== job 8852 ==
Design complex_multiplier, start of the top module:
module complex_multiplier#(parameter INPUT_DATA_WIDTH = 16)
    (
        input  wire                                    i_clk,
        input  wire                                    i_rst,
        input  wire signed [INPUT_DATA_WIDTH-1:0]      i_real_h,
        input  wire signed [INPUT_DATA_WIDTH-1:0]      i_imag_h,
        input  wire signed [INPUT_DATA_WIDTH-1:0]      i_real_y,
        input  wire signed [INPUT_DATA_WIDTH-1:0]      i_imag_y,
        output reg  signed [INPUT_DATA_WIDTH*2:0]      o_real,
        output reg  signed [INPUT_DATA_WIDTH*2:0]      o_imag
    );
Settings: LEC_CHECK=0, CAP_MARGIN=40, CORE_MARGIN=2, CORE_UTILIZATION=72, MAX_ROUTING_LAYER=met4, PLACE_DENSITY_LB_ADDON=0.01, SETUP_SLACK_MARGIN=1.74, SLEW_MARGIN=20; clock period 6.88 ns.
run.sh (not shown) runs the stock make flow with config.mk's settings and CLKGATE_MAP_FILE=.
Seen in the log of job 8852: GRT-0232 during 5_1_grt, after which the run never completed.
> inputs changed (job 8852 -> job 4500)
Settings: SETUP_SLACK_MARGIN no longer set, was 1.74; CTS_CLUSTER_SIZE now 54, previously not set; PLACE_DENSITY_LB_ADDON no longer set, was 0.01; CAP_MARGIN now 20, was 40; MAX_ROUTING_LAYER no longer set, was met4; SLEW_MARGIN now 15, was 20; PLACE_DENSITY now 0.7, previously not set; CELL_PAD_IN_SITES_GLOBAL_PLACEMENT now 0, previously not set.
Completing all stages was not enough for job 4500: its layout failed the final checks because of setup timing.
The xor/xnor cell area share of the yosys netlist was comparable across job 4500 and job 8852.
The post-detailed-placement half-perimeter wirelength of job 4500 falls short of that of job 8852 by about 8%.
Routability congestion estimate is lower on job 4500
The number of cells upsized or downsized after cts in job 4500 sits 363 below the value recorded for job 8852.
Total number of clock tree sinks: job 8852 vs job 4500 identical
From job 8852 to job 4500 the numbers moved as follows: sequential-to-total area share from yosys stat level, compound-gate portion of the synthesized area level, area after detailed placement moved down, worst slack at placement level.
## Diff of input files: job 9105 against job 4500
Settings: CELL_PAD_IN_SITES_GLOBAL_PLACEMENT: 0 -> unset; CTS_CLUSTER_SIZE: 54 -> unset; SLEW_MARGIN: 15 -> 20; CORE_UTILIZATION: 72 -> 40; PLACE_DENSITY: 0.7 -> unset; the clock period (ns, I/O delays scaled along): 6.88 -> 10.0.
### Flow results
- Job 9105 finished every step from synthesis to the final layout, and the layout passed the timing, DRC and antenna checks.
- The higher arrival time of data at the critical path endpoint came out of job 9105.
- Comparing job 9105 and job 4500, the lower count of inserted tapcells is on job 4500.
- Job 4500 -> job 9105: combinational gate area decreased by a few percent
- Per the comparison of job 9105 with job 4500, die span in x climbed 87 um, share of the final layout cell area in multi-input gates climbed 7.4 points, met3 layer usage reported by global route dropped 11 points.
- Final standard cell area without fillers (higher): job 4500

* * *

Setup of v4:
complex_multiplier again, from the RTL that the note above started with.
Settings: LEC_CHECK=0, ABC_AREA=1, CAP_MARGIN=5, CORE_MARGIN=2, CORE_UTILIZATION=72, CTS_CLUSTER_DIAMETER=270, CTS_CLUSTER_SIZE=42, HOLD_SLACK_MARGIN=-0.1, MAX_ROUTING_LAYER=met4, PLACE_DENSITY=0.64, SETUP_SLACK_MARGIN=0.76, SLEW_MARGIN=20; clock period 5.0 ns.
Stage in which a tool error killed v4: clock tree synthesis.
Inputs modified between v4 and v10:
==> flow/config.mk <==
export PLATFORM = sky130hd
export DESIGN_NAME = complex_multiplier
export DESIGN_NICKNAME = complex_multiplier
export VERILOG_FILES = /design/flow/design.v
export SDC_FILE = /design/flow/constraint.sdc
export NUM_CORES = 4
export LEC_CHECK = 0
export CAP_MARGIN = 30
export CORE_MARGIN = 2
export CORE_UTILIZATION = 72
export MAX_ROUTING_LAYER = met4
export PLACE_DENSITY_LB_ADDON = 0.01
export SLEW_MARGIN = 20
==> flow/constraint.sdc <==
create_clock -name core_clock -period 6.89 [get_ports {i_clk}]
set_input_delay 1.3780 -clock core_clock [delete_from_list [all_inputs] [get_ports {i_clk}]]
set_output_delay 1.3780 -clock core_clock [all_outputs]
set_load 0.01 [all_outputs]
- Every stage of v10 finished as expected; the final checks, on the other hand, flagged negative setup slack, which means the layout fails.
- Compare v10 and v4 | synthesized-area fraction occupied by xor and xnor cells lower: v4
- Total cell area reported by yosys after synthesis delta for v10 relative to v4: 5200 um2 lower
- Diff v10 and v4: synthesized cell count higher in v4
- On floorplan-stage core utilization, v10 and v4 are basically level.
The inputs of v14 differ from those of v10 as listed below.
diff --git a/flow/config.mk b/flow/config.mk
--- a/flow/config.mk
+++ b/flow/config.mk
@@ -7,7 +7,5 @@
 export LEC_CHECK = 0
-export CAP_MARGIN = 30
+export CAP_MARGIN = 20
 export CORE_MARGIN = 2
-export CORE_UTILIZATION = 72
-export MAX_ROUTING_LAYER = met4
-export PLACE_DENSITY_LB_ADDON = 0.01
+export CORE_UTILIZATION = 42
 export SLEW_MARGIN = 20
==> flow/constraint.sdc <==
create_clock -name core_clock -period 9.0 [get_ports {i_clk}]
set_input_delay 1.8000 -clock core_clock [delete_from_list [all_inputs] [get_ports {i_clk}]]
set_output_delay 1.8000 -clock core_clock [all_outputs]
set_load 0.01 [all_outputs]
--- outcome ---
Of v10 and v14, just one finished clean: v14.
Number of placed instances with taps included, v10 and v14: smaller value in v10
Looking at last element of the critical path, the ad[22]$_SDFF_PP0_ result is from v10; the cb[31]$_SDFF_PP0_ one comes from v14.
A worst-path cell with the longest stage delay of fa_2 is what v10 shows, while clkdlybuf4s50_1 belongs to v14.
Delta (v14 minus v10): multi-input gate share of total cell area grew by 6.6 points, total met2 wirelength after detailed routing shrank by 22%, wire length reported by the detailed router moved down.
